==> inputs of maple <==
==> flow/design.v <==
`timescale 1ns / 1ps
module button_debounce (
    input clk,        
    input rst,        
    input button_in,  
    output reg button_out  
);
    parameter integer DEBOUNCE_TIME = 200; 
    reg [19:0] counter;
    reg button_state;
    always @(posedge clk or posedge rst) begin
        if (rst) begin
            counter <= 0;
            button_state <= 0;
            button_out <= 0;
        end else begin
            if (button_in != button_state) begin
                counter <= counter + 1;
                if (counter >= DEBOUNCE_TIME) begin
                    button_state <= button_in;
                    button_out <= button_in;
                    counter <= 0;
                end
            end else begin
                counter <= 0;
            end
        end
    end
endmodule
`timescale 1ns / 1ps
module operatorremainder(
    input [35:0] n,
    output reg is_multiple
);
	parameter DIVISOR = 20000;
	reg [35:0] temp;
	reg [35:0] quotient;
	reg [35:0] remainder;
	integer i;
	always @(*) begin
        temp = n;
        quotient = 0;
        remainder = 0;
        for (i = 35; i >= 0; i = i - 1) begin
            quotient = (quotient << 1) | (temp[i] ? 1'b1 : 1'b0);
            if (quotient >= DIVISOR) begin
                quotient = quotient - DIVISOR;
                remainder = (remainder << 1) | 1'b1;
            end else begin
                remainder = (remainder << 1);
            end
        end
        is_multiple = (quotient == 0);
    end
endmodule
`timescale 1ns / 1ps
module ClockTest(
	input clk,
	input rst,
	input btn,
	output reg [6:0] seg,  
	output reg [3:0] an,
	output reg buttons_pressed, 
	output reg buttons_released 
);
	wire is_divisible;  
   reg [7:0] counter;  
   reg [35:0] cnt;	 
   wire buttons_out;
	reg buttons_out_prev;
   wire [6:0] segments [15:0];  
	reg [3:0] ones;  
   reg [3:0] tens;  
	reg [3:0] s_ones;  
	reg [3:0] s_tens;  
   reg [6:0] refresh_counter;  
   reg refresh_flag;	 
   reg [7:0] clk_display;  
      assign segments[0] = 7'b1000000;   
      assign segments[1] = 7'b1111001;   
      assign segments[2] = 7'b0100100;   
      assign segments[3] = 7'b0110000;   
      assign segments[4] = 7'b0011001;   
      assign segments[5] = 7'b0010010;   
      assign segments[6] = 7'b0000010;   
      assign segments[7] = 7'b1111000;   
      assign segments[8] = 7'b0000000;   
      assign segments[9] = 7'b0010000;   
      assign segments[10] = 7'b0001000;  
      assign segments[11] = 7'b0000011;  
      assign segments[12] = 7'b1000110;  
      assign segments[13] = 7'b0100001;  
      assign segments[14] = 7'b0000110;  
      assign segments[15] = 7'b0001110;  
   button_debounce debounce (
		.clk(clk),
		.rst(rst),
		.button_in(btn),
		.button_out(buttons_out)
   );
   operatorremainder remainder (
        .n(cnt),
        .is_multiple(is_divisible)
    );
   always @ (posedge clk or posedge rst) begin
      if (rst) begin  
         cnt <= 0;
         counter <= 0;
			ones <= 0;
			tens <= 0;
			s_ones <= 0;
			s_tens <= 0;
			clk_display <= 0;
			buttons_out_prev <= 0;
			buttons_pressed <= 0;
			buttons_released <= 0;
      end else begin
			if(cnt == 1_200_000 -1) begin 
				cnt <= 0;
				ones <= 0;
				tens <= 0;
				s_ones <= 0;
				s_tens <= 0;
				clk_display <= 0;
			end else begin
			if (is_divisible) begin 
				if(clk_display == 60) begin
					s_ones <= 0;
					s_tens <= 0;
				end else begin
					clk_display <= clk_display+1;
					if(s_ones == 9) begin
						s_ones <= 0;
						s_tens <= s_tens + 1;
					end else begin
						s_ones <= s_ones + 1;
					end
				end
			end
			buttons_out_prev <= buttons_out;
			buttons_pressed <= (buttons_out & ~buttons_out_prev);	  
			buttons_released <= (~buttons_out & buttons_out_prev);  
			if (buttons_pressed) begin
				if (ones == 9) begin
					ones <= 0;
					if (tens == 9) begin
						tens <= 0;
					end else begin
						tens <= tens + 1;
					end
				end else begin
				ones <= ones + 1;
				end
			end
			cnt <= cnt + 1;
         end   
      end
   end
	always @(posedge clk or posedge rst) begin
		if (rst) begin
			refresh_counter <= 0;
			refresh_flag <= 0;
		end else begin
		refresh_counter <= refresh_counter + 1;
		if (refresh_counter == 250) begin   
			refresh_counter <= 0;
			refresh_flag <= ~refresh_flag;
		end
		end
	end
	always @(posedge clk or posedge rst) begin
		if (rst) begin
			seg <= 7'b1111111;
			an <= 4'b1111;
		end else
		case (refresh_counter[6:5])
			2'b00: begin
				seg <= segments[ones];
				an <= 4'b1110; 
			end
			2'b01: begin
				seg <= segments[tens];
				an <= 4'b1101; 
			end
				2'b10: begin
				seg <= segments[s_ones];
				an <= 4'b1011; 
			end
				2'b11: begin
				seg <= segments[s_tens];
				an <= 4'b0111; 
			end
		endcase
end
endmodule
==> flow/run.sh <==
#!/bin/bash
# the make line also repeats each setting of config.mk as NAME=value (left out here)
make -C /OpenROAD-flow-scripts/flow DESIGN_CONFIG=/design/flow/config.mk WORK_HOME=/design/flow/orfs CLKGATE_MAP_FILE= finish
==> flow/config.mk <==
export PLATFORM = sky130hd
export DESIGN_NAME = ClockTest
export DESIGN_NICKNAME = ClockTest
export VERILOG_FILES = /design/flow/design.v
export SDC_FILE = /design/flow/constraint.sdc
export NUM_CORES = 4
export LEC_CHECK = 0
export ABC_AREA = 1
export CAP_MARGIN = 20
export CORE_MARGIN = 2
export CORE_UTILIZATION = 72
export CTS_CLUSTER_SIZE = 72
export MAX_ROUTING_LAYER = met4
export PLACE_DENSITY_LB_ADDON = 0.01
export SETUP_SLACK_MARGIN = 3.57
export SLEW_MARGIN = 20
==> flow/constraint.sdc <==
create_clock -name core_clock -period 25.9 [get_ports {clk}]
set_input_delay 5.1800 -clock core_clock [delete_from_list [all_inputs] [get_ports {clk}]]
set_output_delay 5.1800 -clock core_clock [all_outputs]
set_load 0.01 [all_outputs]
==> violet (differences from maple) <==
--- a/flow/config.mk
+++ b/flow/config.mk
@@ -9,8 +9,7 @@
 export CAP_MARGIN = 20
 export CORE_MARGIN = 2
 export CORE_UTILIZATION = 72
-export CTS_CLUSTER_SIZE = 72
 export MAX_ROUTING_LAYER = met4
 export PLACE_DENSITY_LB_ADDON = 0.01
-export SETUP_SLACK_MARGIN = 3.57
+export SETUP_SLACK_MARGIN = 2.71
 export SLEW_MARGIN = 20
==> amber (differences from maple) <==
==> flow/config.mk (replaced) <==
export PLATFORM = sky130hd
export DESIGN_NAME = ClockTest
export DESIGN_NICKNAME = ClockTest
export VERILOG_FILES = /design/flow/design.v
export SDC_FILE = /design/flow/constraint.sdc
export NUM_CORES = 4
export LEC_CHECK = 0
export CAP_MARGIN = 20
export CORE_MARGIN = 2
export CORE_UTILIZATION = 8
export SLEW_MARGIN = 20
==> flow/constraint.sdc (replaced) <==
create_clock -name core_clock -period 65.0 [get_ports {clk}]
set_input_delay 13.0000 -clock core_clock [delete_from_list [all_inputs] [get_ports {clk}]]
set_output_delay 13.0000 -clock core_clock [all_outputs]
set_load 0.01 [all_outputs]
==> lagoon (differences from maple) <==
--- a/flow/config.mk
+++ b/flow/config.mk
@@ -8,9 +8,6 @@
 export ABC_AREA = 1
 export CAP_MARGIN = 20
 export CORE_MARGIN = 2
-export CORE_UTILIZATION = 72
-export CTS_CLUSTER_SIZE = 72
-export MAX_ROUTING_LAYER = met4
+export CORE_UTILIZATION = 70
 export PLACE_DENSITY_LB_ADDON = 0.01
-export SETUP_SLACK_MARGIN = 3.57
 export SLEW_MARGIN = 20
==> PnR_summary.wiki <==
== Run summary ==
{| class="wikitable"
! Metric !! Value
|-
| Die Span Y || 227 um
|-
| Area fraction in mux cells || 0
|-
| Final weighted congestion of routability-driven global placement || 1.03
|-
| Result of the run || finished clean
|-
| Main combinational cell family by area after synthesis || simple AND/OR/NAND/NOR gates
|-
| Area after DPL || 35,100 um^2
|-
| Met3 usage || 0.0382
|-
| Core utilization at floorplan || 0.710
|-
| Most area-consuming cells after synthesis || nand2_1, nand2_4, nand2_2, nand3_1, inv_1
|-
| Worst slack, placed || -1.04 ns
|}
-- figures above: lagoon

==> PnR_summary.wiki <==
== Run summary ==
{| class="wikitable"
! Metric !! Value
|-
| Result of the run || finished clean
|-
| Core utilization at floorplan || 0.0802
|-
| Area after DPL || 35,700 um^2
|-
| Die Span Y || 618 um
|-
| Final weighted congestion of routability-driven global placement || 0.924
|-
| Main combinational cell family by area after synthesis || AND-OR/OR-AND gates
|-
| Area fraction in mux cells || 0.0476
|-
| Most area-consuming cells after synthesis || xnor2_1, dfrtp_1, nand2_1, nor2_1, a21oi_1
|-
| Worst slack, placed || 21.51 ns
|}
-- figures above: amber

==> PnR_summary.wiki <==
== Metrics ==
{| class="wikitable"
! Metric !! Value
|-
| Met3 usage || 0.625
|-
| First logged error message || [ERROR GRT-0232] Routing congestion too high. Check the congestion heatmap in the GUI.
|-
| Result of the run || aborted with a tool error
|-
| Main combinational cell family by area after synthesis || simple AND/OR/NAND/NOR gates
|-
| Die Span Y || 224 um
|-
| Stage where the flow stopped || global routing
|}
-- figures above: maple

==> PnR_summary.wiki <==
== Run summary ==
{| class="wikitable"
! Metric !! Value
|-
| Worst slack, placed || -1.09 ns
|-
| Met3 usage || 0.0443
|-
| Final weighted congestion of routability-driven global placement || 1.06
|-
| Core utilization at floorplan || 0.729
|-
| Die Span Y || 224 um
|-
| Result of the run || finished clean
|-
| Area after DPL || 34,800 um^2
|}
-- figures above: violet


* * *

==> run a: inputs <==
// ClockTest: RTL as listed in full above, without the edits since
==> flow/config.mk <==
export PLATFORM = sky130hd
export DESIGN_NAME = ClockTest
export DESIGN_NICKNAME = ClockTest
export VERILOG_FILES = /design/flow/design.v
export SDC_FILE = /design/flow/constraint.sdc
export NUM_CORES = 4
export LEC_CHECK = 0
export CAP_MARGIN = 20
export CORE_MARGIN = 2
export CORE_UTILIZATION = 40
export SLEW_MARGIN = 20
==> flow/constraint.sdc <==
create_clock -name core_clock -period 46.0 [get_ports {clk}]
set_input_delay 9.2000 -clock core_clock [delete_from_list [all_inputs] [get_ports {clk}]]
set_output_delay 9.2000 -clock core_clock [all_outputs]
set_load 0.01 [all_outputs]
run.sh (not shown) runs the stock make flow with config.mk's settings and CLKGATE_MAP_FILE=.
==> run b: changes against run a <==
ABC_AREA = 1   (was unset)
CORE_UTILIZATION = 70   (was 40)
CTS_CLUSTER_SIZE = 89   (was unset)
HOLD_SLACK_MARGIN = -0.1   (was unset)
MAX_ROUTING_LAYER = met4   (was unset)
==> flow/constraint.sdc (replaced) <==
create_clock -name core_clock -period 45.2 [get_ports {clk}]
set_input_delay 9.0400 -clock core_clock [delete_from_list [all_inputs] [get_ports {clk}]]
set_output_delay 9.0400 -clock core_clock [all_outputs]
set_load 0.01 [all_outputs]
==> comparison table <==
| metric | run a | run b |
|---|---|---|
| Status | finished clean | finished clean |
| Number of antenna violations at the first check in global routing | 1 | 0 |
| Cell Count, Final, Fillers Out | 5084 | 6269 |
| Post-layout minimum cycle time | 43.00 ns | 30.66 ns |
| Initial Utilization | 40.4% | 71.0% |
| Critical Path Most Common Cell | xnor2_1 | nand2_2 |
| Crit path buffers/inverters | 3 | 18 |
| Met1 usage | 36.9% | 47.8% |
| Router iterations before antenna repair | 7 | 6 |
| Clock power share | 34.8% | 41.0% |
| Worst vdd rail ir drop | 0.0174 mV | 0.0325 mV |
| Worst Tran Pin Value | 1.30 ns | 1.17 ns |
| Clock network power consumption | 0.0773 mW | 0.0858 mW |
| Clock transition at the registers of the reported paths | 0.07 ns | 0.09 ns |
| Net switching fraction of the power | 31.0% | 29.9% |
| Multi-input gate area in the final layout | 26100 µm² | 27700 µm² |
| Routed length per instance | 20.6 µm | 14.9 µm |
| Post-route setup slack | 3.00 ns | 14.54 ns |
| Worst slack on hold paths | 0.476 ns | 0.458 ns |
| Fraction of area in multi-input gates | 84.0% | 79.5% |
Power figures rest on the tool's default switching activity, not on a simulated workload.
